<file path="flow/config.mk">
export PLATFORM = sky130hd
export DESIGN_NAME = ALU
export DESIGN_NICKNAME = ALU
export VERILOG_FILES = /design/flow/design.v
export SDC_FILE = /design/flow/constraint.sdc
export NUM_CORES = 4
export LEC_CHECK = 0
export ABC_AREA = 1
export CAP_MARGIN = 20
export CORE_MARGIN = 2
export CORE_UTILIZATION = 58
export PLACE_DENSITY_LB_ADDON = 0.06
export SLEW_MARGIN = 20
</file>
<file path="flow/constraint.sdc">
create_clock -name core_clock -period 9.47 [get_ports {Clk}]
set_input_delay 1.8940 -clock core_clock [delete_from_list [all_inputs] [get_ports {Clk}]]
set_output_delay 1.8940 -clock core_clock [all_outputs]
set_load 0.01 [all_outputs]
</file>
<file path="flow/design.v">
module ALU (
    input Clk,
    input Reset,
    input [7:0] operand_A, operand_B,
    input [3:0] Sel,
    output [7:0] Out,
    output [3:0] Flag);
    reg [7:0] Result;
    reg [3:0] FlagCpy;
    reg [7:0] nResult;
    reg [3:0] nFlag;
    reg [8:0] extendResult;
    reg [15:0] extendResult1;
    assign Out = Result;
    assign Flag = FlagCpy;
    always @(*)
    begin
        nResult = Result;
        nFlag = FlagCpy;
        extendResult = 9'd0;
        extendResult1 = 16'd0;
        case(Sel)
            4'h0:
                begin
                    extendResult = operand_A + operand_B;
                    if(extendResult >> 8 == 1)
                        nFlag = nFlag | 4'b0010;
                    else
                        nResult = extendResult[7:0];
                end
            4'h1:
                begin
                    if(operand_A < operand_B)
                        nFlag = nFlag | 4'b1000;
                    else
                        nResult = operand_A - operand_B;
                end
            4'h2:
                begin
                    extendResult1 = operand_A * operand_B;
                    if(extendResult1 >> 8 != 0)
                        nFlag = nFlag | 4'b0100;
                    else
                        nResult = operand_A * operand_B;
                    if(nResult == 0)
                        nFlag = nFlag | 4'b0001;
                end
            4'h3:
                begin
                    if(operand_A < operand_B)
                        nFlag = nFlag | 4'b1000;
                    else if(operand_B == 0)
                        nResult = 8'hFF;
                    else
                        nResult = operand_A / operand_B;
                    if(nResult == 0)
                        nFlag = nFlag | 4'b0001;
                end
            4'h4:
                begin
                extendResult1 = operand_A << operand_B;
                if(operand_B > 8 || (operand_A==1&&operand_B==8))
                    nFlag = nFlag | 4'b0010;
                else
                    begin
                    extendResult1 = operand_A << operand_B;
                    if(extendResult1 << 8 != 0)
                        nFlag = nFlag | 4'b0010;
                    else
                        nResult = operand_A << operand_B;
                    end
                if(nResult == 0)
                    nFlag = nFlag | 4'b0001;
                end
            4'h5:
                begin
                nResult = operand_A >> operand_B;
                if(nResult == 0)
                    nFlag = nFlag | 4'b0001;
                if(operand_B > 8 || (operand_B == 8 && operand_A==1) || (operand_B==7&&(operand_A == 2 || operand_A==3)) || operand_B==6&&(operand_A<=7&&operand_A>=4) || operand_B==5&&(operand_A<=15&&operand_A>=8) || operand_B==4&&(operand_A<=31&&operand_A>=16))
                    nFlag = nFlag | 4'b1000;
                end
            4'h6:
                begin
                nResult = operand_A & operand_B;
                if(nResult == 0)
                    nFlag = nFlag | 1;
                end
            4'h7:
                begin
                nResult = operand_A | operand_B;
                if(nResult == 0)
                    nFlag = nFlag | 1;
                end
            4'h8:
                begin
                nResult = operand_A ^ operand_B;
                if(nResult == 0)
                    nFlag = nFlag | 1;
                end
            4'h9:
                begin
                nResult = ~(operand_A ^ operand_B);
                if(nResult == 0)
                    nFlag = nFlag | 1;
                end
            4'hA:
                begin
                nResult = ~(operand_A & operand_B);
                if(nResult == 0)
                    nFlag = nFlag | 1;
                end
            4'hB:
                begin
                nResult = ~(operand_A | operand_B);
                if(nResult == 0)
                    nFlag = nFlag | 1;
                end
            default:
                nResult = 8'h00;
        endcase
    end
    always @(posedge Clk, posedge Reset)
    begin
        if(Reset) begin
            Result <= 8'h00;
            FlagCpy <= 4'b0000;
        end else begin
            Result <= nResult;
            FlagCpy <= nFlag;
        end
    end
endmodule
</file>
<file path="flow/run.sh">
#!/bin/bash
# the make line also repeats each setting of config.mk as NAME=value (left out here)
make -C /OpenROAD-flow-scripts/flow DESIGN_CONFIG=/design/flow/config.mk WORK_HOME=/design/flow/orfs CLKGATE_MAP_FILE= finish
</file>
==> results.json, run 1 <==
{
  "hp-start": "FlagCpy[2]",
  "final_hold_viol_count": 0,
  "slew_viol_final": 0,
  "placed_area_um2": 8245,
  "warnings": 50,
  "setup_violations": 3,
  "cts_buffers": 3,
  "cts_tree": "yes",
  "total_power_mw": 1.121,
  "worst_setup_path_start_kind": "input pin",
  "clock-sinks": 12,
  "synthAoiAreaFrac": 0.1628,
  "cp_slowest_cell": "o31ai_4",
  "ant_nets": 0,
  "muxShareOfSynthArea": 0,
  "skew_ns": 0.001392,
  "critPathCaptureType": "register",
  "hold_buffers": 0,
  "r2r_start": "Result[2]",
  "fa_ha_area_frac": 0.2812,
  "ys_top_logic_family": "simple AND/OR/NAND/NOR gates",
  "status": "failed layout checks",
  "pre_cts_ws_ns": -1.452,
  "violations": "setup timing",
  "crit_buf_inv": 11,
  "hold-worst-slack_ns": 0.4674,
  "swShare": 0.5465,
  "crit_family": "AND-OR/OR-AND gates",
  "ys_seq_elements": 12,
  "grt_pass1_vias": 7860,
  "clockBufferDepth": 2,
  "ys_seq_share": 0.04197,
  "insertion_delay_ns": 0.24,
  "ys_sh_simple": 0.3368,
  "syn_inst": 1178,
  "ioPinCount": 34,
  "antenna-diode-count": 0,
  "path_clk_slew_ns": 0.04,
  "peakVddDrop_mv": 0.07970,
  "syn_area_um2": 7154,
  "top_cell": "nand2_1",
  "hp-class": "register to register",
  "final_area_um2": 9112,
  "tightest_slew_ns": 0.8796,
  "edf_count": 0,
  "pg_seq_uw": 69.6,
  "grt_max_degree": 30,
  "worstSetupPathDepth": 62,
  "die_w_um": 115.1,
  "pwr-share-clk": 0.067,
  "yosysTopAreaCell": "ha_1",
  "power_leader": "combinational logic",
  "reg2reg_slack_ns": 7.99,
  "core.rowCount": 40,
  "yosys_cells": 1178,
  "rsz0062_at_grt": "yes",
  "p_comb_uw": 976,
  "top_cells_by_count": "313 x nand2_1, 225 x inv_1, 100 x ha_1",
  "holdPathEnd": "FlagCpy[2]",
  "cp.arrival_ns": 11.01,
  "cap_violations": 0,
  "fmax_mhz": 91.81,
  "post-route-min-period_ns": 10.89,
  "ys_async_sr_fraction": 1.000,
  "coreArea_um2": 12010,
  "drtPass1Iterations": 6,
  "slew_headroom": 0.4061,
  "tns_ns": -3.324,
  "via_per_inst": 5.887,
  "synth-xor-area-share": 0.02938,
  "ys_types": 53,
  "leakage_nw": 4.945,
  "wl_per_cell_um": 17.76,
  "critPathLaunch": "operand_B[3]",
  "dpl.hpwl_um": 18030,
  "place_congestion": 1.116,
  "numPortBuffers": 33,
  "chipArea_um2": 13240,
  "grt_pass1_wl_um": 38560,
  "seqPwrFrac": 0.062,
  "p_comb_frac": 0.871,
  "power.switching_uw": 612.5,
  "hold_path_depth": 1,
  "p_clk_uw": 75.5,
  "yosysTopAreaCellShare": 0.1749,
  "fp.dieH_um": 115.1,
  "endpoint": "Result[0]",
  "htree_levels": 1,
  "yosys_area_um2": 7154,
  "finalCritPeriodShare": 1.150,
  "grt_usage": 0.3634,
  "path_class": "input pin to register",
  "drt-total-wl_um": 25820,
  "yosysWarnings": 1,
  "p_per_area_nw_per_um2": 123.0,
  "crit_top_cell": "nand2_2",
  "antenna_found_initial": 0,
  "fin_nets": 1469,
  "synth_area_per_cell_um2": 6.073,
  "topCellsByArea": "ha_1 17%, nand2_1 16%, inv_1 12%, fa_1 11%, nand3_1 5.6%",
  "power.internal_uw": 508.3,
  "cts_root_buffer": "clkbuf_16",
  "area_growth_pct": 27.37,
  "r2r-end": "FlagCpy[0]",
  "synth_top_flop_cell": "dfrtp_1",
  "cp_max_fo": 7,
  "syn_nets": 1338,
  "ff2ff_path_depth": 9,
  "fp_util": 0.5956,
  "drc": 0,
  "grt_overflow": 0,
  "required_ns": 9.59,
  "drtIter0Drc": 925,
  "slowest_delay_ns": 0.35,
  "final.setup.worst_slack_ns": -1.422,
  "num_vias": 8560
}
==> metrics by stage <==
stage,util,cells
final,0.7586,1454
after global routing,0.7586,1454
after CTS,0.7192,1446
after detailed placement,0.6865,1415
after global placement,0.6865,1415
after floorplan,-,1178
==> cell type report <==
cell class	instances	area, µm²
tap	147	183.9
clock buffer	3	75.07
inverter	231	892.1
timing repair buffer	158	1282
timing repair inverter	2	15.01
sequential	12	300.3
multi-input combinational	901	6364
fill	938	2899
==> routing by layer <==
| layer | track usage | vias up | part of all wire |
|---|---|---|---|
| li1 | - | 4072 | - |
| met2 | 0.5957 | 542 | 0.44 |
| met1 | 0.4833 | 3807 | 0.40 |
| met4 | 0.1454 | 0 | 0.061 |
| met3 | 0.05061 | 139 | 0.099 |
| met5 | 0 | - | 0 |
==> timing repair <==
item / 4_1_cts / 5_1_grt
setup endpoints to repair: 3 / 3
resized: 58 / 87
buffers inserted: 26 / 8
pin swaps: 32 / 75
gates cloned: 2 / 0
==> run 2, diff against run 1 <==
CAP_MARGIN = 5   (was 20)
CORE_UTILIZATION = 70   (was 58)
CTS_CLUSTER_DIAMETER = 40   (was unset)
CTS_CLUSTER_SIZE = 72   (was unset)
PLACE_DENSITY_LB_ADDON = unset   (was 0.06)
SETUP_SLACK_MARGIN = -0.48   (was unset)
clock period = 7.0 ns   (was 9.47 ns; I/O delays follow)
==> run 2 against run 1 <==
The run now fails in 5_1_grt. Synthesized cell count unchanged. Area after synthesis unchanged. Die area fell by 17%.
==> results.json, run 2 <==
{
  "muxShareOfSynthArea": 0,
  "synth-xor-area-share": 0.02938,
  "ys_top_logic_family": "simple AND/OR/NAND/NOR gates",
  "fp.dieH_um": 105.1,
  "ys_sh_simple": 0.3368,
  "htree_levels": 1,
  "fa_ha_area_frac": 0.2812,
  "top_cells_by_count": "313 x nand2_1, 225 x inv_1, 100 x ha_1",
  "pre_cts_ws_ns": -3.824,
  "die_w_um": 105.1,
  "place_congestion": 1.175,
  "stop_stage": "5_1_grt",
  "ys_seq_share": 0.04197,
  "dpl.hpwl_um": 19690,
  "grt_overflow": 36,
  "coreArea_um2": 9864,
  "synth_area_per_cell_um2": 6.073,
  "yosysWarnings": 1,
  "syn_area_um2": 7154,
  "ioPinCount": 34,
  "topCellsByArea": "ha_1 17%, nand2_1 16%, inv_1 12%, fa_1 11%, nand3_1 5.6%",
  "cts_buffers": 3,
  "top_cell": "nand2_1",
  "chipArea_um2": 11050,
  "ys_async_sr_fraction": 1.000,
  "synthAoiAreaFrac": 0.1628,
  "syn_inst": 1178,
  "numPortBuffers": 33,
  "edf_count": 0,
  "synth_top_flop_cell": "dfrtp_1",
  "yosysTopAreaCell": "ha_1",
  "grt_usage": 0.7024,
  "error": "[ERROR GRT-0116] Global routing finished with congestion. Check the congestion regions in the DRC Viewer.",
  "ys_seq_elements": 12,
  "ys_types": 53,
  "fp_util": 0.7253,
  "core.rowCount": 36,
  "clock-sinks": 12,
  "yosysTopAreaCellShare": 0.1749,
  "yosys_area_um2": 7154,
  "syn_nets": 1338,
  "clockBufferDepth": 2,
  "status": "did not finish",
  "cts_root_buffer": "clkbuf_8",
  "yosys_cells": 1178
}
==> run 2: metrics by stage <==
step,instance area (µm²),cells
after detailed placement,8364,1410
after global placement,8364,1410
after CTS,9070,1462
after floorplan,7335,1178
==> run 2: per-layer routing <==
metal  GRT usage  overflow
met5      0.1952         0
met1      0.7103         1
met2      0.8915        17
met3      0.5284         0
met4      0.6619        18
==> run 2: timing repair <==
action / in CTS
buffers inserted: 47
pin swaps: 59
resized: 100
setup endpoints to repair: 4
cloned: 2
hold buffers: 0
hold endpoints to repair: 0
==> run 3, diff against run 2 <==
CAP_MARGIN = 20   (was 5)
CORE_UTILIZATION = 72   (was 70)
CTS_CLUSTER_DIAMETER = 371   (was 40)
CTS_CLUSTER_SIZE = 99   (was 72)
SETUP_SLACK_MARGIN = unset   (was -0.48)
TNS_END_PERCENT = 10   (was unset)
clock period = 9.32 ns   (was 7.0 ns; I/O delays follow)
==> run 3 against run 2 <==
The flow again stops in 5_1_grt. Area after synthesis stayed put. Die area is 2.7% lower. Synthesized cell count stayed put.
==> results.json, run 3 <==
{
  "dpl.hpwl_um": 18440,
  "fp_util": 0.7353,
  "ys_top_logic_family": "simple AND/OR/NAND/NOR gates",
  "top_cells_by_count": "313 x nand2_1, 225 x inv_1, 100 x ha_1",
  "syn_area_um2": 7154,
  "clockBufferDepth": 2,
  "grt_usage": 1.007,
  "edf_count": 0,
  "ys_sh_simple": 0.3368,
  "grt_overflow": 834,
  "place_congestion": 1.127,
  "pre_cts_ws_ns": -1.974,
  "topCellsByArea": "ha_1 17%, nand2_1 16%, inv_1 12%, fa_1 11%, nand3_1 5.6%",
  "status": "did not finish",
  "ys_seq_elements": 12,
  "ioPinCount": 34,
  "yosys_cells": 1178,
  "ys_types": 53,
  "clock-sinks": 12,
  "cts_root_buffer": "clkbuf_8",
  "ys_async_sr_fraction": 1.000,
  "syn_inst": 1178,
  "error": "[ERROR GRT-0232] Routing congestion too high. Check the congestion heatmap in the GUI.",
  "synth-xor-area-share": 0.02938,
  "syn_nets": 1338,
  "synthAoiAreaFrac": 0.1628,
  "ys_seq_share": 0.04197,
  "numPortBuffers": 33,
  "fa_ha_area_frac": 0.2812,
  "yosysTopAreaCellShare": 0.1749,
  "coreArea_um2": 9729,
  "chipArea_um2": 10750,
  "die_w_um": 103.7,
  "synth_top_flop_cell": "dfrtp_1",
  "top_cell": "nand2_1",
  "muxShareOfSynthArea": 0,
  "fp.dieH_um": 103.7,
  "htree_levels": 1,
  "yosysWarnings": 1,
  "synth_area_per_cell_um2": 6.073,
  "hold_buffers": 0,
  "yosysTopAreaCell": "ha_1",
  "stop_stage": "5_1_grt",
  "core.rowCount": 36,
  "cts_buffers": 3,
  "yosys_area_um2": 7154
}
run 3: stage by stage:
step | setup TNS (ns) | area [µm²] | hold slack (ns) | std cells
3_3_place_gp | -3.149 | 8173 | 0.4568 | 1397
4_1_cts | -1.582 | 8712 | 0.4723 | 1442
3_5_place_dp | -4.777 | 8173 | 0.4609 | 1397
2_1_floorplan | -1.477 | 7229 | 0.5080 | 1178
run 3: per-layer routing:
| layer | overflow | track usage |
|---|---|---|
| met5 | 8 | 0.5714 |
| met3 | 39 | 0.8383 |
| met4 | 189 | 1.092 |
| met2 | 560 | 1.242 |
| met1 | 38 | 0.9204 |
run 3: timing repair:
item / CTS
buffers inserted: 39
resized: 88
gates cloned: 2
pin swaps: 53
endpoints found under the setup margin: 3
==> run 4, diff against run 3 <==
ABC_AREA = unset   (was 1)
CORE_UTILIZATION = 39   (was 72)
CTS_CLUSTER_DIAMETER = unset   (was 371)
CTS_CLUSTER_SIZE = unset   (was 99)
TNS_END_PERCENT = unset   (was 10)
clock period = 21.5 ns   (was 9.32 ns; I/O delays follow)
==> run 4 against run 3 <==
Now clean on timing, DRC and antenna. Die area up 67%. Synthesized cell count decreased by 25%. Area after synthesis fell by 8.0%.
==> results.json, run 4 <==
{
  "slew_headroom": 0.3064,
  "register_area_um2": 300.3,
  "worst_setup_path_start_kind": "input pin",
  "clockBufferDepth": 2,
  "core.rowCount": 47,
  "r2r-end": "FlagCpy[0]",
  "power.internal_uw": 182.4,
  "path_clk_slew_ns": 0.04,
  "fp_util": 0.3985,
  "p_per_area_nw_per_um2": 53.16,
  "skew_ns": 0.001398,
  "postCtsSetupBuffers": 0,
  "tightest_slew_ns": 1.037,
  "crit_top_cell": "ha_1",
  "synthAoiAreaFrac": 0.2527,
  "chipArea_um2": 17940,
  "num_vias": 6685,
  "r2r_start": "Result[3]",
  "ys_seq_elements": 12,
  "grt_usage": 0.2333,
  "path_class": "input pin to register",
  "critPathCaptureType": "register",
  "cts_buffers": 3,
  "drc": 0,
  "crit_buf_inv": 1,
  "power_leader": "combinational logic",
  "fmax_mhz": 58.55,
  "worstSetupPathDepth": 48,
  "crit_family": "AND-OR/OR-AND gates",
  "slew_viol_final": 0,
  "syn_nets": 1041,
  "topCellsByArea": "ha_1 19%, fa_1 12%, nor2_1 6.6%, inv_1 4.6%, dfrtp_1 4.6%",
  "final_util": 0.4323,
  "synth_top_flop_cell": "dfrtp_1",
  "numPortBuffers": 33,
  "hold_buffers": 0,
  "required_ns": 21.61,
  "pg_seq_uw": 30.6,
  "htree_levels": 1,
  "ys_seq_share": 0.04560,
  "antenna_found_initial": 0,
  "die_w_um": 133.9,
  "ant_nets": 0,
  "ys_types": 87,
  "top_cell": "nor2_1",
  "clock-sinks": 12,
  "comb_area_um2": 5757,
  "final_hold_viol_count": 0,
  "reg2reg_slack_ns": 19.76,
  "ys_top_logic_family": "adder cells",
  "hp-start": "FlagCpy[2]",
  "coreArea_um2": 16520,
  "cts-resized-gates": 0,
  "post-route-min-period_ns": 17.08,
  "fin_nets": 1043,
  "critPathLaunch": "operand_B[7]",
  "fa_ha_area_frac": 0.3055,
  "tns_ns": 0,
  "swShare": 0.5197,
  "placed_cells": 1098,
  "cp_max_fo": 10,
  "final_cells": 1101,
  "synth_area_per_cell_um2": 7.475,
  "cp_slowest_cell": "nor4_2",
  "dpl.hpwl_um": 16470,
  "status": "finished clean",
  "power.switching_uw": 197.3,
  "insertion_delay_ns": 0.23,
  "cap_violations": 0,
  "yosysTopAreaCell": "ha_1",
  "rsz0062_at_grt": "no",
  "grt_pass1_vias": 6092,
  "setup_violations": 0,
  "grt_pass1_wl_um": 33630,
  "peakVddDrop_mv": 0.04653,
  "wl_per_cell_um": 19.18,
  "cp.arrival_ns": 17.20,
  "ys_async_sr_fraction": 1.000,
  "warnings": 47,
  "yosysWarnings": 1,
  "slowest_delay_ns": 0.69,
  "edf_count": 0,
  "finalCritPeriodShare": 0.7945,
  "ff2ff_path_depth": 5,
  "holdPathEnd": "FlagCpy[2]",
  "syn_area_um2": 6585,
  "cts_root_buffer": "clkbuf_16",
  "endpoint": "Result[0]",
  "muxShareOfSynthArea": 0.05605,
  "p_clk_uw": 32.5,
  "num-fill-cells": 1685,
  "ys_sh_simple": 0.2253,
  "drtIter0Drc": 817,
  "cts_tree": "yes",
  "via_per_inst": 6.072,
  "pwr-share-clk": 0.086,
  "leakage_nw": 3.117,
  "ioPinCount": 34,
  "yosys_cells": 881,
  "fp.dieH_um": 133.9,
  "seqPwrFrac": 0.080,
  "grt_max_degree": 36,
  "hp-class": "register to register",
  "drtPass1Iterations": 5,
  "yosys_area_um2": 6585,
  "place_congestion": 0.9959,
  "hold_path_depth": 1,
  "p_comb_frac": 0.834,
  "top_cells_by_count": "115 x nor2_1, 100 x ha_1, 81 x inv_1",
  "p_comb_uw": 317,
  "synth-xor-area-share": 0.03458,
  "drt-total-wl_um": 21120,
  "yosysTopAreaCellShare": 0.1900,
  "antenna-diode-count": 0,
  "syn_inst": 881,
  "grt_overflow": 0,
  "area_growth_pct": 8.474
}
==> run 4: metrics by stage <==
step	hold WS (ns)	setup slack [ns]	cell area [µm²]	power, mW
6_report	0.4618	4.419	7143	0.3797
5_1_grt	0.4818	3.322	7143	0.4189
4_1_cts	0.4608	4.490	7143	0.3789
3_5_place_dp	0.4508	4.271	7068	0.3438
3_3_place_gp	0.4499	4.829	7068	0.3444
2_1_floorplan	0.5006	5.744	6585	0.2686
==> run 4: area by class of cell <==
class	count	area share
clock buffer	3	0.01051
inverter	90	0.04729
multi-input combinational	734	0.8059
sequential	12	0.04204
tap	220	0.03854
timing repair buffer	42	0.05570
==> run 4: routing by layer <==
layer,vias up,routed length (µm),GRT usage
met5,-,0,0
met1,3153,9788,0.3452
met2,304,9198,0.3655
met4,0,504,0.05733
met3,48,1627,0.02041
li1,3180,-,-
==> run 5, diff against run 4 <==
ABC_AREA = 1   (was unset)
CAP_MARGIN = 15   (was 20)
CORE_ASPECT_RATIO = 1.47   (was unset)
CORE_UTILIZATION = 72   (was 39)
CTS_CLUSTER_DIAMETER = 205   (was unset)
CTS_CLUSTER_SIZE = 98   (was unset)
PLACE_DENSITY = 0.39   (was unset)
SETUP_SLACK_MARGIN = -0.77   (was unset)
TNS_END_PERCENT = 10   (was unset)
clock period = 7.95 ns   (was 21.5 ns; I/O delays follow)
==> run 5 against run 4 <==
The run now fails in 5_1_grt. Synthesized cell count is 34% higher. Area after synthesis is 8.6% higher. Die area is 40% lower.
==> results.json, run 5 <==
{
  "status": "did not finish",
  "stop_stage": "5_1_grt",
  "error": "[ERROR GRT-0232] Routing congestion too high. Check the congestion heatmap in the GUI.",
  "clockBufferDepth": 2,
  "muxShareOfSynthArea": 0,
  "grt_usage": 0.8386,
  "top_cells_by_count": "313 x nand2_1, 225 x inv_1, 100 x ha_1",
  "syn_area_um2": 7154,
  "fp.dieH_um": 124.9,
  "clock-sinks": 12,
  "synthAoiAreaFrac": 0.1628,
  "pre_cts_ws_ns": -2.957,
  "yosysTopAreaCellShare": 0.1749,
  "ys_types": 53,
  "ys_async_sr_fraction": 1.000,
  "numPortBuffers": 33,
  "yosysWarnings": 1,
  "place_congestion": 1.180,
  "cts_root_buffer": "clkbuf_16",
  "synth-xor-area-share": 0.02938,
  "synth_area_per_cell_um2": 6.073,
  "fp_util": 0.7301,
  "chipArea_um2": 10760,
  "grt_overflow": 186,
  "dpl.hpwl_um": 20170,
  "hold_buffers": 0,
  "ioPinCount": 34,
  "yosysTopAreaCell": "ha_1",
  "ys_seq_share": 0.04197,
  "fa_ha_area_frac": 0.2812,
  "yosys_cells": 1178,
  "die_w_um": 86.22,
  "syn_inst": 1178,
  "yosys_area_um2": 7154,
  "cts_buffers": 3,
  "synth_top_flop_cell": "dfrtp_1",
  "coreArea_um2": 9799,
  "topCellsByArea": "ha_1 17%, nand2_1 16%, inv_1 12%, fa_1 11%, nand3_1 5.6%",
  "htree_levels": 1,
  "core.rowCount": 44,
  "placed_cells": 1380,
  "edf_count": 0,
  "syn_nets": 1338,
  "ys_seq_elements": 12,
  "ys_sh_simple": 0.3368,
  "ys_top_logic_family": "simple AND/OR/NAND/NOR gates",
  "top_cell": "nand2_1"
}
run 5: per-stage QoR:
stage	hold slack (ns)	instance area [µm²]	total power, mW
after CTS	0.4736	8584	1.265
after detailed placement	0.4598	8158	1.124
after global placement	0.4548	8158	1.091
after floorplan	0.5080	7229	0.8185
run 5: metal layers:
| metal | overflow | global-route usage |
|---|---|---|
| met2 | 101 | 1.010 |
| met5 | 0 | 0.1313 |
| met4 | 81 | 0.9393 |
| met3 | 3 | 0.6269 |
| met1 | 1 | 0.8282 |
run 5: repair_timing:
| item | in CTS |
|---|---|
| pin swaps | 50 |
| setup buffers | 24 |
| endpoints found under the setup margin | 3 |
| gates resized | 78 |
==> run 6, diff against run 5 <==
ABC_AREA = 0   (was 1)
CAP_MARGIN = 20   (was 15)
CORE_ASPECT_RATIO = unset   (was 1.47)
CORE_UTILIZATION = 68   (was 72)
CTS_CLUSTER_DIAMETER = unset   (was 205)
CTS_CLUSTER_SIZE = unset   (was 98)
PLACE_DENSITY = unset   (was 0.39)
PLACE_DENSITY_LB_ADDON = 0.06   (was unset)
SETUP_SLACK_MARGIN = unset   (was -0.77)
TNS_END_PERCENT = unset   (was 10)
clock period = 11.6 ns   (was 7.95 ns; I/O delays follow)
==> run 6 against run 5 <==
The flow again stops in 5_1_grt. Area after synthesis down 8.0%. Die area down 2.6%. Synthesized cell count down 25%.
==> results.json, run 6 <==
{
  "yosys_area_um2": 6585,
  "chipArea_um2": 10490,
  "topCellsByArea": "ha_1 19%, fa_1 12%, nor2_1 6.6%, inv_1 4.6%, dfrtp_1 4.6%",
  "dpl.hpwl_um": 18460,
  "muxShareOfSynthArea": 0.05605,
  "cts_root_buffer": "clkbuf_8",
  "fp.dieH_um": 102.4,
  "top_cell": "nor2_1",
  "placed_area_um2": 7717,
  "syn_nets": 1041,
  "stop_stage": "5_1_grt",
  "status": "did not finish",
  "pre_cts_ws_ns": -1.507,
  "grt_overflow": 80,
  "place_congestion": 1.136,
  "ys_seq_elements": 12,
  "edf_count": 0,
  "ys_top_logic_family": "adder cells",
  "die_w_um": 102.4,
  "hold_buffers": 0,
  "synth_top_flop_cell": "dfrtp_1",
  "ioPinCount": 34,
  "grt_usage": 0.8059,
  "synthAoiAreaFrac": 0.2527,
  "ys_types": 87,
  "top_cells_by_count": "115 x nor2_1, 100 x ha_1, 81 x inv_1",
  "ys_async_sr_fraction": 1.000,
  "fa_ha_area_frac": 0.3055,
  "clockBufferDepth": 2,
  "ys_sh_simple": 0.2253,
  "placed_cells": 1080,
  "synth_area_per_cell_um2": 7.475,
  "ys_seq_share": 0.04560,
  "numPortBuffers": 33,
  "yosysTopAreaCell": "ha_1",
  "cts_buffers": 3,
  "error": "[ERROR GRT-0232] Routing congestion too high. Check the congestion heatmap in the GUI.",
  "fp_util": 0.7060,
  "yosys_cells": 881,
  "yosysTopAreaCellShare": 0.1900,
  "clock-sinks": 12,
  "htree_levels": 1,
  "yosysWarnings": 1,
  "syn_inst": 881,
  "synth-xor-area-share": 0.03458,
  "coreArea_um2": 9328,
  "syn_area_um2": 6585,
  "core.rowCount": 35
}
-- run 6: timing repair --
item,4_1_cts
setup buffers,30
gates resized,63
pin swaps,43
setup endpoints to repair,3
-- run 6: stage by stage --
step                      hold slack [ns]    util
after global placement             0.4458  0.8274
after CTS                          0.4731  0.8779
after detailed placement           0.4619  0.8274
after floorplan                    0.5006       -
-- run 6: metal layers --
layer | global-route usage | GRT overflow
met1 | 0.7940 | 0
met2 | 0.9661 | 45
met3 | 0.6819 | 2
met4 | 0.8041 | 32
met5 | 0.2981 | 1
==> run 7, diff against run 6 <==
CORE_UTILIZATION = 67   (was 68)
clock period = 11.5 ns   (was 11.6 ns; I/O delays follow)
==> run 7 against run 6 <==
The flow again stops in 5_1_grt. Synthesized cell count unchanged. Area after synthesis unchanged. Die area increased by 1.4%.
==> results.json, run 7 <==
{
  "status": "did not finish",
  "stop_stage": "5_1_grt",
  "error": "[ERROR GRT-0232] Routing congestion too high. Check the congestion heatmap in the GUI.",
  "synth-xor-area-share": 0.03458,
  "muxShareOfSynthArea": 0.05605,
  "syn_nets": 1041,
  "ys_seq_share": 0.04560,
  "coreArea_um2": 9639,
  "syn_area_um2": 6585,
  "ys_top_logic_family": "adder cells",
  "ys_seq_elements": 12,
  "edf_count": 0,
  "numPortBuffers": 33,
  "top_cells_by_count": "115 x nor2_1, 100 x ha_1, 81 x inv_1",
  "cts_root_buffer": "clkbuf_8",
  "clockBufferDepth": 2,
  "clock-sinks": 12,
  "chipArea_um2": 10640,
  "synthAoiAreaFrac": 0.2527,
  "fp_util": 0.6832,
  "htree_levels": 1,
  "yosysTopAreaCellShare": 0.1900,
  "core.rowCount": 36,
  "ys_async_sr_fraction": 1.000,
  "yosysTopAreaCell": "ha_1",
  "topCellsByArea": "ha_1 19%, fa_1 12%, nor2_1 6.6%, inv_1 4.6%, dfrtp_1 4.6%",
  "synth_area_per_cell_um2": 7.475,
  "yosysWarnings": 1,
  "yosys_area_um2": 6585,
  "die_w_um": 103.1,
  "synth_top_flop_cell": "dfrtp_1",
  "hold_buffers": 0,
  "ys_sh_simple": 0.2253,
  "ys_types": 87,
  "grt_usage": 0.7561,
  "grt_overflow": 5,
  "top_cell": "nor2_1",
  "fp.dieH_um": 103.1,
  "yosys_cells": 881,
  "dpl.hpwl_um": 18690,
  "syn_inst": 881,
  "fa_ha_area_frac": 0.3055,
  "ioPinCount": 34,
  "place_congestion": 1.067,
  "cts_buffers": 3
}
-- run 7: metrics by stage --
stage	instances	area, µm²	hold slack [ns]	setup slack, ns	setup TNS (ns)
after global placement	1080	7692	0.4438	-0.9167	-1.787
after floorplan	881	6860	0.5006	-0.8185	-1.470
after CTS	1115	8180	0.4583	-0.5620	-1.070
after detailed placement	1080	7692	0.4469	-1.732	-4.130
-- run 7: metal layers --
metal | global-route usage | overflow
met5 | 0.2500 | 0
met4 | 0.7267 | 4
met3 | 0.6054 | 0
met2 | 0.9086 | 1
met1 | 0.7777 | 0
-- run 7: what timing repair did --
| item | CTS |
|---|---|
| endpoints found under the setup margin | 3 |
| gates resized | 68 |
| setup buffers | 32 |
| pin swaps | 42 |
==> run 8, diff against run 7 <==
ABC_AREA = unset   (was 0)
CORE_UTILIZATION = 40   (was 67)
PLACE_DENSITY_LB_ADDON = unset   (was 0.06)
clock period = 13.0 ns   (was 11.5 ns; I/O delays follow)
==> run 8 against run 7 <==
Now clean on timing, DRC and antenna. Area after synthesis unchanged. Synthesized cell count unchanged. Die area increased by 65%.
==> results.json, run 8 <==
{
  "status": "finished clean",
  "p_per_area_nw_per_um2": 87.66,
  "ys_sh_simple": 0.2253,
  "r2r-end": "FlagCpy[0]",
  "worstSetupPathDepth": 48,
  "coreArea_um2": 16000,
  "ff2ff_path_depth": 5,
  "slowest_delay_ns": 0.53,
  "fp_util": 0.4116,
  "skew_ns": 0.0006030,
  "post-route-min-period_ns": 12.44,
  "reg2reg_slack_ns": 11.44,
  "pwr-share-clk": 0.089,
  "hold_buffers": 0,
  "r2r_start": "Result[4]",
  "peakVddDrop_mv": 0.07136,
  "antenna-diode-count": 0,
  "required_ns": 13.12,
  "ys_types": 87,
  "finalCritPeriodShare": 0.9566,
  "placed_area_um2": 7480,
  "hold_path_depth": 1,
  "htree_levels": 1,
  "p_comb_frac": 0.837,
  "clock-sinks": 12,
  "chipArea_um2": 17500,
  "area_growth_pct": 17.94,
  "pg_seq_uw": 50.2,
  "ys_seq_elements": 12,
  "dpl.hpwl_um": 17470,
  "p_comb_uw": 570,
  "path_clk_slew_ns": 0.04,
  "hp-start": "FlagCpy[2]",
  "die_w_um": 132.3,
  "drtPass1Iterations": 5,
  "tns_ns": 0,
  "drtIter0Drc": 541,
  "cts_buffers": 3,
  "crit_family": "AND-OR/OR-AND gates",
  "muxShareOfSynthArea": 0.05605,
  "via_per_inst": 5.971,
  "holdPathEnd": "FlagCpy[2]",
  "wl_per_cell_um": 19.68,
  "place_congestion": 1.032,
  "power.switching_uw": 347.9,
  "leakage_nw": 3.466,
  "register_area_um2": 300.3,
  "fmax_mhz": 80.41,
  "synth_top_flop_cell": "dfrtp_1",
  "insertion_delay_ns": 0.23,
  "cp_slowest_cell": "or4b_4",
  "yosys_cells": 881,
  "total_power_uw": 680.8,
  "swShare": 0.5110,
  "edf_count": 0,
  "syn_nets": 1041,
  "yosysTopAreaCellShare": 0.1900,
  "slew_viol_final": 0,
  "grt_pass1_vias": 6579,
  "cp.arrival_ns": 12.55,
  "critPathCaptureType": "register",
  "grt_pass1_wl_um": 36300,
  "fp.dieH_um": 132.3,
  "p_clk_uw": 60.8,
  "yosysWarnings": 1,
  "final_util": 0.4854,
  "ys_seq_share": 0.04560,
  "yosysTopAreaCell": "ha_1",
  "ioPinCount": 34,
  "top_cells_by_count": "115 x nor2_1, 100 x ha_1, 81 x inv_1",
  "endpoint": "Result[0]",
  "grt_usage": 0.2570,
  "final.setup.worst_slack_ns": 0.5644,
  "grt_max_degree": 34,
  "num_vias": 6867,
  "power.internal_uw": 332.9,
  "fa_ha_area_frac": 0.3055,
  "setup_violations": 0,
  "numPortBuffers": 33,
  "final_cells": 1150,
  "warnings": 47,
  "tightest_slew_ns": 0.9829,
  "cap_violations": 0,
  "clockBufferDepth": 2,
  "cp_max_fo": 6,
  "path_class": "input pin to register",
  "core.rowCount": 46,
  "synth_area_per_cell_um2": 7.475,
  "syn_inst": 881,
  "topCellsByArea": "ha_1 19%, fa_1 12%, nor2_1 6.6%, inv_1 4.6%, dfrtp_1 4.6%",
  "placed_cells": 1138,
  "syn_area_um2": 6585,
  "crit_top_cell": "ha_1",
  "drt-total-wl_um": 22630,
  "seqPwrFrac": 0.074,
  "drc": 0,
  "power_leader": "combinational logic",
  "comb_area_um2": 5957,
  "cts_root_buffer": "clkbuf_16",
  "antenna_found_initial": 0,
  "synth-xor-area-share": 0.03458,
  "critPathLaunch": "operand_B[0]",
  "worst_setup_path_start_kind": "input pin",
  "ys_top_logic_family": "adder cells",
  "yosys_area_um2": 6585,
  "ys_async_sr_fraction": 1.000,
  "synthAoiAreaFrac": 0.2527,
  "hold-worst-slack_ns": 0.4559,
  "cts_tree": "yes",
  "final_area_um2": 7766,
  "top_cell": "nor2_1",
  "fin_nets": 1095,
  "pre_cts_ws_ns": -0.2492,
  "slew_headroom": 0.3391,
  "crit_buf_inv": 3,
  "hp-class": "register to register",
  "ant_nets": 0,
  "num-fill-cells": 1659,
  "grt_overflow": 0,
  "final_hold_viol_count": 0
}
## run 8: layer usage
metal | routed length [µm] | up-vias | global-route usage
li1 | - | 3284 | -
met1 | 10610 | 3254 | 0.3764
met2 | 9616 | 297 | 0.3880
met3 | 1910 | 32 | 0.04729
met4 | 495 | 0 | 0.06452
met5 | 0 | - | 0
## run 8: layout make-up
class | instances | area share
well taps | 216 | 0.03480
flip-flops and latches | 12 | 0.03867
repair buffers | 94 | 0.1041
multi-input cells | 734 | 0.7670
inverters | 90 | 0.04398
clock buffers | 4 | 0.01144
## run 8: repair_timing
action	CTS	global route
setup endpoints to repair	1	2
buffers inserted	2	6
gates resized	4	25
pin swaps	2	21
==> run 9, diff against run 8 <==
CAP_MARGIN = 30   (was 20)
CELL_PAD_IN_SITES_DETAIL_PLACEMENT = 0   (was unset)
CORE_UTILIZATION = 17   (was 40)
CTS_CLUSTER_DIAMETER = 189   (was unset)
PLACE_DENSITY_LB_ADDON = 0.16   (was unset)
clock period = 17.5 ns   (was 13.0 ns; I/O delays follow)
==> run 9 against run 8 <==
Sequential power is 22% lower. Core utilization decreased by 29 points. Critical path depth is 2 higher. Synthesized cell count did not move. Clock power fell by 21%.
==> results.json, run 9 <==
{
  "cp.arrival_ns": 16.00,
  "drtPass1Iterations": 5,
  "via_per_inst": 4.765,
  "finalCritPeriodShare": 0.9062,
  "power_leader": "combinational logic",
  "core.rowCount": 72,
  "swShare": 0.5333,
  "ys_top_logic_family": "adder cells",
  "top_cell": "nor2_1",
  "grt_overflow": 0,
  "worst_setup_path_start_kind": "input pin",
  "ant_nets": 0,
  "setup_violations": 0,
  "p_clk_uw": 48.3,
  "place_congestion": 0.8460,
  "crit_buf_inv": 4,
  "grt_max_degree": 33,
  "drc": 0,
  "drt-total-wl_um": 27430,
  "r2r-end": "Result[1]",
  "ys_types": 87,
  "drtIter0Drc": 480,
  "coreArea_um2": 38470,
  "cap_violations": 0,
  "peakVddDrop_mv": 0.03724,
  "seqPwrFrac": 0.079,
  "holdPathEnd": "FlagCpy[2]",
  "cts-resized-gates": 0,
  "leakage_nw": 3.178,
  "slew_viol_final": 0,
  "area_growth_pct": 15.68,
  "cts_tree": "yes",
  "required_ns": 17.64,
  "ff2ff_path_depth": 5,
  "path_class": "input pin to register",
  "cts_root_buffer": "clkbuf_16",
  "grt_pass1_vias": 6753,
  "ys_seq_elements": 12,
  "syn_area_um2": 6585,
  "synth_top_flop_cell": "dfrtp_1",
  "crit_family": "AND-OR/OR-AND gates",
  "hold_buffers": 0,
  "grt_pass1_wl_um": 41920,
  "slew_headroom": 0.4280,
  "htree_levels": 1,
  "numPortBuffers": 33,
  "wl_per_cell_um": 19.44,
  "fp.dieH_um": 200.8,
  "yosysTopAreaCell": "ha_1",
  "crit_top_cell": "ha_1",
  "final.setup.worst_slack_ns": 1.641,
  "synth_area_per_cell_um2": 7.475,
  "fmax_mhz": 63.06,
  "yosysTopAreaCellShare": 0.1900,
  "worstSetupPathDepth": 50,
  "edf_count": 0,
  "fin_nets": 1054,
  "syn_inst": 881,
  "topCellsByArea": "ha_1 19%, fa_1 12%, nor2_1 6.6%, inv_1 4.6%, dfrtp_1 4.6%",
  "hp-class": "register to register",
  "power.switching_uw": 263.1,
  "synth-xor-area-share": 0.03458,
  "total_power_uw": 493.5,
  "ioPinCount": 34,
  "reg2reg_slack_ns": 15.57,
  "critPathCaptureType": "register",
  "cp_max_fo": 10,
  "power.internal_uw": 230.3,
  "dpl.hpwl_um": 21390,
  "hold_path_depth": 1,
  "critPathLaunch": "operand_B[6]",
  "fp_util": 0.1712,
  "top_cells_by_count": "115 x nor2_1, 100 x ha_1, 81 x inv_1",
  "yosys_area_um2": 6585,
  "rsz0062_at_grt": "no",
  "tightest_slew_ns": 0.8553,
  "final_hold_viol_count": 0,
  "pg_seq_uw": 39.0,
  "num_vias": 6724,
  "clock-sinks": 12,
  "yosys_cells": 881,
  "clockBufferDepth": 2,
  "hp-start": "FlagCpy[2]",
  "slowest_delay_ns": 0.58,
  "cp_slowest_cell": "a2111oi_0",
  "status": "finished clean",
  "pwr-share-clk": 0.098,
  "pre_cts_ws_ns": 1.555,
  "die_w_um": 200.8,
  "p_comb_frac": 0.823,
  "p_comb_uw": 406,
  "fa_ha_area_frac": 0.3055,
  "skew_ns": 0.002535,
  "insertion_delay_ns": 0.24,
  "endpoint": "FlagCpy[0]",
  "p_per_area_nw_per_um2": 64.78,
  "grt_usage": 0.1333,
  "antenna-diode-count": 0,
  "muxShareOfSynthArea": 0.05605,
  "syn_nets": 1041,
  "r2r_start": "Result[1]",
  "tns_ns": 0,
  "antenna_found_initial": 2,
  "chipArea_um2": 40330,
  "ys_sh_simple": 0.2253,
  "postCtsSetupBuffers": 0,
  "yosysWarnings": 1,
  "warnings": 47,
  "ys_async_sr_fraction": 1.000,
  "path_clk_slew_ns": 0.05,
  "post-route-min-period_ns": 15.86,
  "num-fill-cells": 4370,
  "cts_buffers": 3,
  "ys_seq_share": 0.04560,
  "synthAoiAreaFrac": 0.2527
}
run 9: final cells by class:
class	count	area (µm²)	area share
timing repair buffer	53	480.5	0.06307
inverter	90	337.8	0.04435
multi-input combinational	734	5762	0.7564
sequential	12	300.3	0.03942
clock buffer	4	88.84	0.01166
tap	518	648.1	0.08509
run 9: per-layer routing:
metal,routed length (µm),global-route usage,vias up
li1,-,-,3202
met1,13470,0.1927,3304
met2,11870,0.2065,171
met3,1427,0.02143,45
met4,647,0.03095,2
met5,18,0,-
run 9: per-stage QoR:
stage | utilization | instance area, µm² | hold slack, ns | cells
5_1_grt | 0.1980 | 7617 | 0.4805 | 1411
4_1_cts | 0.1980 | 7617 | 0.4670 | 1411
3_5_place_dp | 0.1957 | 7528 | 0.4560 | 1407
3_3_place_gp | 0.1956 | 7523 | 0.4513 | 1407
6_report | 0.1980 | 7617 | 0.4656 | 1411
2_1_floorplan | - | 6585 | 0.5006 | 881
==> run 10, diff against run 9 <==
ABC_AREA = 1   (was unset)
CAP_MARGIN = 20   (was 30)
CELL_PAD_IN_SITES_DETAIL_PLACEMENT = unset   (was 0)
CORE_UTILIZATION = 72   (was 17)
CTS_CLUSTER_DIAMETER = 146   (was 189)
CTS_CLUSTER_SIZE = 98   (was unset)
PLACE_DENSITY_LB_ADDON = unset   (was 0.16)
TNS_END_PERCENT = 10   (was unset)
clock period = 9.98 ns   (was 17.5 ns; I/O delays follow)
==> run 10 against run 9 <==
The flow now stops in 5_1_grt. Die area fell by 73%. Synthesized cell count rose by 34%. Area after synthesis rose by 8.6%.
==> results.json, run 10 <==
{
  "status": "did not finish",
  "stop_stage": "5_1_grt",
  "error": "[ERROR GRT-0232] Routing congestion too high. Check the congestion heatmap in the GUI.",
  "synth-xor-area-share": 0.02938,
  "synthAoiAreaFrac": 0.1628,
  "ys_seq_share": 0.04197,
  "ys_types": 53,
  "top_cell": "nand2_1",
  "grt_usage": 1.045,
  "coreArea_um2": 9729,
  "die_w_um": 103.7,
  "ys_async_sr_fraction": 1.000,
  "clockBufferDepth": 2,
  "yosys_area_um2": 7154,
  "chipArea_um2": 10750,
  "htree_levels": 1,
  "syn_area_um2": 7154,
  "topCellsByArea": "ha_1 17%, nand2_1 16%, inv_1 12%, fa_1 11%, nand3_1 5.6%",
  "ys_sh_simple": 0.3368,
  "cts_buffers": 3,
  "ioPinCount": 34,
  "yosysTopAreaCell": "ha_1",
  "place_congestion": 1.128,
  "synth_top_flop_cell": "dfrtp_1",
  "pre_cts_ws_ns": -1.455,
  "yosys_cells": 1178,
  "synth_area_per_cell_um2": 6.073,
  "syn_inst": 1178,
  "muxShareOfSynthArea": 0,
  "grt_overflow": 1159,
  "yosysTopAreaCellShare": 0.1749,
  "ys_seq_elements": 12,
  "ys_top_logic_family": "simple AND/OR/NAND/NOR gates",
  "clock-sinks": 12,
  "fp.dieH_um": 103.7,
  "core.rowCount": 36,
  "top_cells_by_count": "313 x nand2_1, 225 x inv_1, 100 x ha_1",
  "fp_util": 0.7353,
  "edf_count": 0,
  "cts_root_buffer": "clkbuf_8",
  "yosysWarnings": 1,
  "numPortBuffers": 33,
  "dpl.hpwl_um": 18640,
  "syn_nets": 1338,
  "fa_ha_area_frac": 0.2812,
  "placed_cells": 1394,
  "hold_buffers": 0
}
## run 10: routing by layer
layer  GRT overflow  GRT usage
met5              4     0.5095
met4            173      1.077
met3             33     0.7917
met2            918      1.420
met1             31     0.9250
## run 10: what timing repair did
item / CTS
pin swaps: 54
cloned: 1
setup buffers: 31
resized: 83
setup endpoints to repair: 3
hold endpoints to repair: 0
## run 10: metrics by stage
step           power (mW)  hold slack, ns  setup TNS (ns)  instance area (µm²)
2_1_floorplan      0.6520          0.5080         -0.4214                 7229
3_3_place_gp       0.8438          0.4569          -1.659                 8150
3_5_place_dp       0.8787          0.4580          -3.109                 8150
4_1_cts            0.9668          0.4934         -0.4398                 8602
==> run 11, diff against run 10 <==
CAP_MARGIN = 35   (was 20)
CORE_UTILIZATION = 70   (was 72)
CTS_CLUSTER_DIAMETER = 40   (was 146)
CTS_CLUSTER_SIZE = 72   (was 98)
TNS_END_PERCENT = unset   (was 10)
clock period = 7.08 ns   (was 9.98 ns; I/O delays follow)
==> run 11 against run 10 <==
The flow again stops in 5_1_grt. Synthesized cell count unchanged. Die area grew 2.7%. Area after synthesis unchanged.
==> results.json, run 11 <==
{
  "synth-xor-area-share": 0.02938,
  "ys_async_sr_fraction": 1.000,
  "synthAoiAreaFrac": 0.1628,
  "yosysTopAreaCell": "ha_1",
  "syn_area_um2": 7154,
  "top_cell": "nand2_1",
  "cts_buffers": 3,
  "cts_root_buffer": "clkbuf_8",
  "chipArea_um2": 11050,
  "ys_top_logic_family": "simple AND/OR/NAND/NOR gates",
  "ys_types": 53,
  "htree_levels": 1,
  "core.rowCount": 36,
  "syn_nets": 1338,
  "coreArea_um2": 9864,
  "synth_top_flop_cell": "dfrtp_1",
  "topCellsByArea": "ha_1 17%, nand2_1 16%, inv_1 12%, fa_1 11%, nand3_1 5.6%",
  "ys_seq_elements": 12,
  "place_congestion": 1.159,
  "yosysWarnings": 1,
  "yosysTopAreaCellShare": 0.1749,
  "placed_area_um2": 8349,
  "clock-sinks": 12,
  "die_w_um": 105.1,
  "fp_util": 0.7253,
  "grt_overflow": 223,
  "hold_buffers": 0,
  "yosys_cells": 1178,
  "status": "did not finish",
  "grt_usage": 0.8621,
  "edf_count": 0,
  "synth_area_per_cell_um2": 6.073,
  "top_cells_by_count": "313 x nand2_1, 225 x inv_1, 100 x ha_1",
  "dpl.hpwl_um": 19130,
  "muxShareOfSynthArea": 0,
  "syn_inst": 1178,
  "numPortBuffers": 33,
  "fa_ha_area_frac": 0.2812,
  "clockBufferDepth": 2,
  "ioPinCount": 34,
  "error": "[ERROR GRT-0232] Routing congestion too high. Check the congestion heatmap in the GUI.",
  "yosys_area_um2": 7154,
  "ys_sh_simple": 0.3368,
  "fp.dieH_um": 105.1,
  "stop_stage": "5_1_grt",
  "ys_seq_share": 0.04197
}
-- run 11: layer usage --
layer,overflow,GRT usage
met1,5,0.8374
met2,107,0.9968
met3,13,0.7536
met4,98,0.9057
met5,0,0.3952
-- run 11: per-stage QoR --
stage	setup TNS [ns]	instances	setup slack, ns	power, mW	utilization
3_3_place_gp	-8.954	1408	-3.005	1.226	0.8464
4_1_cts	-7.386	1437	-2.573	1.408	0.8988
3_5_place_dp	-10.89	1408	-3.533	1.274	0.8464
2_1_floorplan	-6.401	1178	-2.439	0.9324	-
-- run 11: repair_timing --
action	CTS
setup endpoints to repair	4
endpoints found under the hold margin	0
resized	103
pin swaps	60
gates cloned	2
setup buffers	24
==> run 12, diff against run 11 <==
CAP_MARGIN = 20   (was 35)
CORE_UTILIZATION = 72   (was 70)
CTS_CLUSTER_DIAMETER = 371   (was 40)
CTS_CLUSTER_SIZE = 99   (was 72)
PLACE_DENSITY = 0.4   (was unset)
clock period = 9.36 ns   (was 7.08 ns; I/O delays follow)
==> run 12 against run 11 <==
The flow again stops in 5_1_grt. Area after synthesis unchanged. Die area decreased by 2.7%. Synthesized cell count stayed put.
==> results.json, run 12 <==
{
  "muxShareOfSynthArea": 0,
  "core.rowCount": 36,
  "syn_nets": 1338,
  "fp_util": 0.7353,
  "hold_buffers": 0,
  "ys_async_sr_fraction": 1.000,
  "ys_top_logic_family": "simple AND/OR/NAND/NOR gates",
  "numPortBuffers": 33,
  "fa_ha_area_frac": 0.2812,
  "die_w_um": 103.7,
  "ioPinCount": 34,
  "syn_area_um2": 7154,
  "synth-xor-area-share": 0.02938,
  "htree_levels": 1,
  "yosysTopAreaCell": "ha_1",
  "cts_buffers": 3,
  "ys_seq_elements": 12,
  "dpl.hpwl_um": 18830,
  "ys_types": 53,
  "error": "[ERROR GRT-0232] Routing congestion too high. Check the congestion heatmap in the GUI.",
  "edf_count": 0,
  "topCellsByArea": "ha_1 17%, nand2_1 16%, inv_1 12%, fa_1 11%, nand3_1 5.6%",
  "grt_usage": 0.9474,
  "yosysWarnings": 1,
  "ys_seq_share": 0.04197,
  "synthAoiAreaFrac": 0.1628,
  "chipArea_um2": 10750,
  "fp.dieH_um": 103.7,
  "top_cell": "nand2_1",
  "yosysTopAreaCellShare": 0.1749,
  "yosys_area_um2": 7154,
  "coreArea_um2": 9729,
  "yosys_cells": 1178,
  "place_congestion": 1.107,
  "ys_sh_simple": 0.3368,
  "synth_area_per_cell_um2": 6.073,
  "cts_root_buffer": "clkbuf_8",
  "stop_stage": "5_1_grt",
  "clock-sinks": 12,
  "syn_inst": 1178,
  "grt_overflow": 495,
  "top_cells_by_count": "313 x nand2_1, 225 x inv_1, 100 x ha_1",
  "status": "did not finish",
  "clockBufferDepth": 2,
  "placed_cells": 1398,
  "synth_top_flop_cell": "dfrtp_1",
  "pre_cts_ws_ns": -1.726
}
-- run 12: repair_timing --
action                                  CTS
buffers inserted                         30
cloned                                    2
endpoints found under the setup margin    3
gates resized                            75
pin swaps                                59
-- run 12: layer usage --
| layer | GRT usage | GRT overflow |
|---|---|---|
| met3 | 0.8081 | 18 |
| met2 | 1.124 | 310 |
| met1 | 0.8912 | 14 |
| met4 | 1.028 | 153 |
| met5 | 0.5095 | 0 |
-- run 12: stage by stage --
step / hold WS [ns] / cell area [µm²] / power [mW]
2_1_floorplan: 0.5080 / 7263 / 0.6987
3_3_place_gp: 0.4549 / 8205 / 0.9136
3_5_place_dp: 0.4592 / 8205 / 0.9545
4_1_cts: 0.4749 / 8695 / 1.051
==> run 13, diff against run 12 <==
CORE_UTILIZATION = 70   (was 72)
CTS_CLUSTER_DIAMETER = 40   (was 371)
CTS_CLUSTER_SIZE = 72   (was 99)
PLACE_DENSITY = 0.66   (was 0.4)
SETUP_SLACK_MARGIN = 1.52   (was unset)
clock period = 8.56 ns   (was 9.36 ns; I/O delays follow)
==> run 13 against run 12 <==
Die area increased by 2.7%. Synthesized cell count stayed put. Area after synthesis unchanged. The flow again stops in 5_1_grt.
==> results.json, run 13 <==
{
  "die_w_um": 105.1,
  "ys_types": 53,
  "syn_inst": 1178,
  "placed_area_um2": 8304,
  "synth_top_flop_cell": "dfrtp_1",
  "edf_count": 0,
  "yosys_area_um2": 7154,
  "ys_seq_share": 0.04197,
  "stop_stage": "5_1_grt",
  "place_congestion": 1.128,
  "top_cells_by_count": "313 x nand2_1, 225 x inv_1, 100 x ha_1",
  "ys_async_sr_fraction": 1.000,
  "status": "did not finish",
  "yosysTopAreaCellShare": 0.1749,
  "error": "[ERROR GRT-0232] Routing congestion too high. Check the congestion heatmap in the GUI.",
  "syn_area_um2": 7154,
  "numPortBuffers": 33,
  "ys_seq_elements": 12,
  "fp.dieH_um": 105.1,
  "topCellsByArea": "ha_1 17%, nand2_1 16%, inv_1 12%, fa_1 11%, nand3_1 5.6%",
  "core.rowCount": 36,
  "top_cell": "nand2_1",
  "synth_area_per_cell_um2": 6.073,
  "dpl.hpwl_um": 19240,
  "muxShareOfSynthArea": 0,
  "ioPinCount": 34,
  "coreArea_um2": 9864,
  "cts_root_buffer": "clkbuf_8",
  "fp_util": 0.7253,
  "synthAoiAreaFrac": 0.1628,
  "clockBufferDepth": 2,
  "clock-sinks": 12,
  "fa_ha_area_frac": 0.2812,
  "syn_nets": 1338,
  "yosys_cells": 1178,
  "ys_top_logic_family": "simple AND/OR/NAND/NOR gates",
  "synth-xor-area-share": 0.02938,
  "yosysWarnings": 1,
  "grt_overflow": 1693,
  "yosysTopAreaCell": "ha_1",
  "grt_usage": 1.131,
  "htree_levels": 1,
  "chipArea_um2": 11050,
  "cts_buffers": 3,
  "ys_sh_simple": 0.3368
}
## run 13: per-layer routing
layer | GRT overflow | global-route usage
met1 | 51 | 0.9430
met2 | 1270 | 1.575
met3 | 64 | 0.8490
met4 | 296 | 1.217
met5 | 12 | 0.6333
## run 13: what timing repair did
| action | 4_1_cts |
|---|---|
| gates resized | 137 |
| gates cloned | 2 |
| endpoints found under the setup margin | 5 |
| buffers inserted | 26 |
| pin swaps | 70 |
| hold buffers | 0 |
| endpoints found under the hold margin | 0 |
## run 13: through the flow
| step | setup TNS (ns) | std cells | setup slack [ns] |
|---|---|---|---|
| floorplan | -2.701 | 1178 | -1.255 |
| CTS | -3.086 | 1433 | -1.329 |
| global placement | -4.715 | 1402 | -1.861 |
| detailed placement | -7.078 | 1402 | -2.636 |
No activity file was given, so power comes from the tool's default toggle rates.
